==> flow/design.v (excerpt) <==
module SP_wocg(
	clk,
	rst_n,
	in_valid,
	in_data,
	in_mode,
	out_valid,
	out_data
);
Settings: LEC_CHECK=0, ABC_AREA=1, CAP_MARGIN=20, CELL_PAD_IN_SITES_DETAIL_PLACEMENT=1, CORE_ASPECT_RATIO=0.53, CORE_MARGIN=2, CORE_UTILIZATION=40, CTS_CLUSTER_DIAMETER=371, GPL_TIMING_DRIVEN=0, MAX_ROUTING_LAYER=met5, MIN_ROUTING_LAYER=met2, SLEW_MARGIN=30, SYNTH_MEMORY_MAX_BITS=16384, TNS_END_PERCENT=75; clock period 9.18 ns.
run.sh (not shown) runs the stock make flow with config.mk's settings and CLKGATE_MAP_FILE=.
The first run stopped in 5_1_grt.
Next try:
Settings changed: ABC_AREA 1 to default, CELL_PAD_IN_SITES_DETAIL_PLACEMENT 1 to default, CORE_ASPECT_RATIO 0.53 to default, CORE_UTILIZATION 40 to 70, CTS_CLUSTER_DIAMETER 371 to default, GPL_TIMING_DRIVEN 0 to default, MAX_ROUTING_LAYER met5 to default, MIN_ROUTING_LAYER met2 to default, SLEW_MARGIN 30 to 20, TNS_END_PERCENT 75 to default.
Clock period 9.18 ns to 6.3 ns, I/O delays scaled along.
This time the run passed the timing, design-rule and antenna checks.
Area after synthesis came out lower by 0.56%.
Synthesized cell count came out lower by 19%.
Die area came out lower by 43%.
Next try:
Settings changed: CAP_MARGIN 20 to 0, CTS_CLUSTER_SIZE from default to 36.
Clock period 6.3 ns to 5.29 ns, I/O delays scaled along.
Result:
- The new run did not get past 5_1_grt on GRT-0232
- area after synthesis stays the same
- synthesized cell count does not change
- die area does not change

---

## job 3347
SP_wocg again, from the RTL that the note above started with.
clock: 5.21 ns
lec_check: 0
cap_margin: 20
core_margin: 2
core_utilization: 72
cts_cluster_size: 37
place_density: 0.66
setup_slack_margin: -0.38
slew_margin: 20
synth_memory_max_bits: 16384
Job 3347: GRT-0116 in global routing (5_1_grt) -> run aborted
[inputs] job 3299 vs job 3347
- PLACE_DENSITY removed (was 0.66)
- CTS_CLUSTER_SIZE removed (was 37)
- CTS_CLUSTER_DIAMETER newly set to 225
- SETUP_SLACK_MARGIN removed (was -0.38)
- ABC_AREA newly set to 1
- the clock period (ns, I/O delays scaled along) changed from 5.21 to 2.68
==> results <==
Going from job 3347 to job 3299, post-placement worst setup slack shows a reduction of 2.33 ns, chip area from the yosys synthesis statistics climbed 340 µm², post-synthesis share of cell area spent on and, or, nand and nor gates now larger, yosys stat cell total went up by about 23%, core box area +260 µm². The final weighted congestion of routability-driven global placement number comes out lower for job 3347 vs job 3299. In job 3299 the instance count after placement with tap cells included turned out about 23% higher than in job 3347. Synthesized area of job 3299 exceeds that of job 3347 slightly. Job 3299 and job 3347: no clean run. For job 3299, the flow was terminated by a tool error in clock tree synthesis (4_1_cts) and produced no final design. In the summary table, job 3347 is marked failed, with error GRT-0116 raised in global routing (5_1_grt). Of job 3299 and job 3347, job 3299 shows the higher net count after synthesis, with job 3347 below it. Chip width: job 3347 vs job 3299, no meaningful difference.
Setup changes, job 3299 to job 9453
- CTS_CLUSTER_DIAMETER no longer set, was 225
- ABC_AREA no longer set, was 1
- the clock period (ns, I/O delays scaled along) now 6.72, was 2.68
==> results <==
Job 9453 did not stop at any stage, and its layout met the timing, design-rule and antenna checks. Post-synthesis cell type count, job 9453 and job 3299: smaller value in job 3299. Delta (job 9453 minus job 3299): worst setup timing slack at the placement stage picked up an extra 3.36 ns, die span in y neither gained nor lost much, synthesized cell count lost 1,583, sequential fraction of the synthesis area neither gained nor lost much. Changes observed in job 9453 relative to job 3299: post-placement cell count now smaller, core area now smaller, final weighted congestion of routability-driven global placement now smaller. Between job 9453 and job 3299, the share of the synthesized netlist area taken by xor and xnor gates figures differ only marginally. Re instance area at placement: job 9453 and job 3299 aren't equal, and the lower value belongs to job 9453. The die of job 9453 is smaller than the one used in job 3299.
For job 8227, these inputs were changed with respect to job 9453:
- GPL_TIMING_DRIVEN newly set to 0
- CORE_UTILIZATION changed from 72 to 39
- the clock period (ns, I/O delays scaled along) changed from 6.72 to 8.0
Findings:
On job 8227: count of antenna diodes in the layout is 2 higher than what job 9453 gave. On number of logic gates, job 9453 and job 8227 are basically level. In job 8227, the number of global-route vias before repair came out 1,168 below the value in job 9453. Total number of vias (higher): job 9453. Changes observed in job 8227 relative to job 9453: final design area excluding fillers climbed 1200 µm², met2 routing resource usage after global routing has decreased, core utilization fell by 35 points. Compared with job 9453, job 8227 shows a higher final critical-path share of the clock period.
For job 5637, these inputs were changed with respect to job 8227:
- clearing GPL_TIMING_DRIVEN, which used to be 0
- swapping 39 for 40 in CORE_UTILIZATION
- swapping 8.0 for 13.5 in the clock period (ns, I/O delays scaled along)
Findings:
- The final critical-path share of the clock period of job 5637 falls short of that of job 8227 by 39 points.
- In the tables for job 8227 and job 5637, met3 global-route usage reads lower with job 5637.
Input-level comparison between job 4673 and job 5637:
- an added CTS_CLUSTER_DIAMETER of 33
- a change of CORE_UTILIZATION from 40 to 69
- a change of the clock period (ns, I/O delays scaled along) from 13.5 to 3.22
### Flow results
- Status for job 5637 and job 4673: clean finish in job 5637 only
- Job 4673 | ERROR | clock tree synthesis (4_1_cts)
- The area fraction in compound gates on job 4673 is in line with that on job 5637.
- Total die size (job 4673 / job 5637): 0.58
- Vertical die dimension, job 4673 vs job 5637: down by more than 10%

---

Starting RTL as in the previous note.
Settings: LEC_CHECK=0, CAP_MARGIN=10, CELL_PAD_IN_SITES_GLOBAL_PLACEMENT=1, CORE_MARGIN=2, CORE_UTILIZATION=70, CTS_CLUSTER_SIZE=33, PLACE_DENSITY=0.64, SETUP_SLACK_MARGIN=0.97, SLEW_MARGIN=20, SYNTH_MEMORY_MAX_BITS=16384; clock period 6.64 ns.
The starting point failed in global placement without I/O with GPL-0301.
==> next run, changes <==
ABC_AREA = 1   (was default)
CELL_PAD_IN_SITES_DETAIL_PLACEMENT = 0   (was default)
CELL_PAD_IN_SITES_GLOBAL_PLACEMENT = 0   (was 1)
CORE_ASPECT_RATIO = 0.66   (was default)
CORE_UTILIZATION = 63   (was 70)
CTS_CLUSTER_SIZE = default   (was 33)
MAX_ROUTING_LAYER = met4   (was default)
PLACE_DENSITY = default   (was 0.64)
PLACE_DENSITY_LB_ADDON = 0.04   (was default)
TNS_END_PERCENT = 15   (was default)
With this change the flow produced a clean layout.
Die area went up by 12%.
Synthesized area rose by 0.56%.
Synthesized cell count went up by 23%.

---

SP_wocg again, from the RTL that the note above started with.
clock: 8.0 ns
lec_check: 0
cap_margin: 20
cell_pad_in_sites_detail_placement: 1
core_margin: 2
core_utilization: 39
gpl_timing_driven: 1
max_routing_layer: met4
slew_margin: 20
synth_memory_max_bits: 16384
Rerun with:
- ABC_AREA: unset -> 1
- CAP_MARGIN: 20 -> 25
- CELL_PAD_IN_SITES_GLOBAL_PLACEMENT: unset -> 1
- CORE_MARGIN: 2 -> 8
- MAX_ROUTING_LAYER: met4 -> met5
- PLACE_DENSITY_LB_ADDON: unset -> 0.03
After rerunning:
- final cell count came out higher by about 20%
- via count is higher by about 3.2%
- hold slack improved by 0.012 ns
- fmax rose by about 5%
- global-route usage came out lower by 1.3 points
- count of clock-buffer cells in the layout goes up by 10
- cell area is higher by about 1.2%
- non-clock buffer count goes down by 27
- first-iteration DRC count came out lower by 30%
- area after synthesis went up by about 0.56%
Rerun with:
- ABC_AREA: 1 -> unset
- CAP_MARGIN: 25 -> 20
- CELL_PAD_IN_SITES_DETAIL_PLACEMENT: 1 -> unset
- CELL_PAD_IN_SITES_GLOBAL_PLACEMENT: 1 -> unset
- CORE_MARGIN: 8 -> 2
- CORE_UTILIZATION: 39 -> 11
- GPL_TIMING_DRIVEN: 1 -> unset
- MAX_ROUTING_LAYER: met5 -> unset
- PLACE_DENSITY_LB_ADDON: 0.03 -> unset
- clock period: 8.0 -> 9.77 ns (I/O delays scaled with it)
Outcome:
- final cell count goes up by 33%
- critical path depth goes down by 8
- clock skew goes up by 0.049 ns
Rerun with:
- CORE_UTILIZATION: 11 -> 69
- clock period: 9.77 -> 7.58 ns (I/O delays scaled with it)
Result: Cell area fell by roughly a tenth. Routed wire length decreases by a few percent. Worst hold slack is worse by 0.0053 ns. Synthesized cell count is unchanged. Count of clock-buffer cells in the layout rises by 4.
Rerun with:
- CORE_UTILIZATION: 69 -> 40
Outcome: The new run completed without violations. Global-route usage goes down by 15 points. Die size rose by 71%. Synthesized area is unchanged.
Rerun with:
- ABC_AREA: unset -> 1
- CORE_UTILIZATION: 40 -> 70
- CTS_CLUSTER_SIZE: unset -> 72
- clock period: 7.58 -> 5.29 ns (I/O delays scaled with it)
The changed run stopped in global routing (5_1_grt) (GRT-0232). Synthesized area increases slightly. Synthesized cell count increases by a quarter to a third. Die size decreases by well over a third.

---

job 6583:
SP_wocg again, from the RTL that the note above started with.
make LEC_CHECK=0 ABC_AREA=1 CAP_MARGIN=20 CORE_MARGIN=2 CORE_UTILIZATION=72 CTS_CLUSTER_SIZE=73 PLACE_DENSITY=0.66 SLEW_MARGIN=20 SYNTH_MEMORY_MAX_BITS=16384 finish   # period 5.22 ns
Job 6583 | ERROR | global routing
Relative to job 6583, the following input files were edited for job 9438:
# job 6583
export LEC_CHECK = 0
export ABC_AREA = 1
export CAP_MARGIN = 20
export CORE_MARGIN = 2
export CORE_UTILIZATION = 72
export CTS_CLUSTER_SIZE = 73
export PLACE_DENSITY = 0.66
export SLEW_MARGIN = 20
export SYNTH_MEMORY_MAX_BITS = 16384
create_clock -name core_clock -period 5.22 [get_ports {clk}]
# job 9438
export LEC_CHECK = 0
export CAP_MARGIN = 20
export CORE_MARGIN = 2
export CORE_UTILIZATION = 72
export CTS_CLUSTER_DIAMETER = 33
export PLACE_DENSITY = 0.95
export SLEW_MARGIN = 20
export SYNTH_MEMORY_MAX_BITS = 16384
create_clock -name core_clock -period 3.22 [get_ports {clk}]
Findings:
- Job 9438 vs. job 6583: proportion of synthesized area in mux cells now sits higher, number of register bits inferred by synthesis about even, cell area after synthesis went down, HPWL after detailed placement +about 70%, width of the die about even.
- Job 9438: it failed with a tool error in clock tree synthesis, so there are no final results.
- On job 9438: area fraction in and, or, nand and nor cells after synthesis is 8.6 points lower than what job 6583 gave.
Setup changes, job 9438 to job 1195
# job 9438
export LEC_CHECK = 0
export CAP_MARGIN = 20
export CORE_MARGIN = 2
export CORE_UTILIZATION = 72
export CTS_CLUSTER_DIAMETER = 33
export PLACE_DENSITY = 0.95
export SLEW_MARGIN = 20
export SYNTH_MEMORY_MAX_BITS = 16384
create_clock -name core_clock -period 3.22 [get_ports {clk}]
# job 1195
export LEC_CHECK = 0
export CAP_MARGIN = 20
export CORE_MARGIN = 2
export CORE_UTILIZATION = 40
export SLEW_MARGIN = 20
export SYNTH_MEMORY_MAX_BITS = 16384
create_clock -name core_clock -period 8.0 [get_ports {clk}]
--- outcome ---
- Per the final summary, job 1195 finished and its layout is clean on timing, DRC and antenna.
- As far as area fraction in compound gates is concerned, job 1195 and job 9438 perform about the same.
- Against job 9438, core region area in job 1195 rose by more than half.
- Worst setup timing slack at the placement stage in job 1195 is 4060 ps above job 9438.
- On job 1195: horizontal extent of the die is 98 um higher than what job 9438 gave.
- Instance area at placement ended up about 18% lower on job 1195 than on job 9438.
- Job 1195 ended with less fraction of the core area occupied by cells at floorplan than job 9438.
- Min HPWL after detailed placement across job 1195 and job 9438: job 1195
- Of job 1195 and job 9438, the run reporting the higher number of cells in the design after placement was job 9438.
- Taking job 9438 as the reference, in job 1195 count of standard-cell rows increased by 34% relative to the old numbers, final RePlAce weighted congestion moved down, total die size higher.
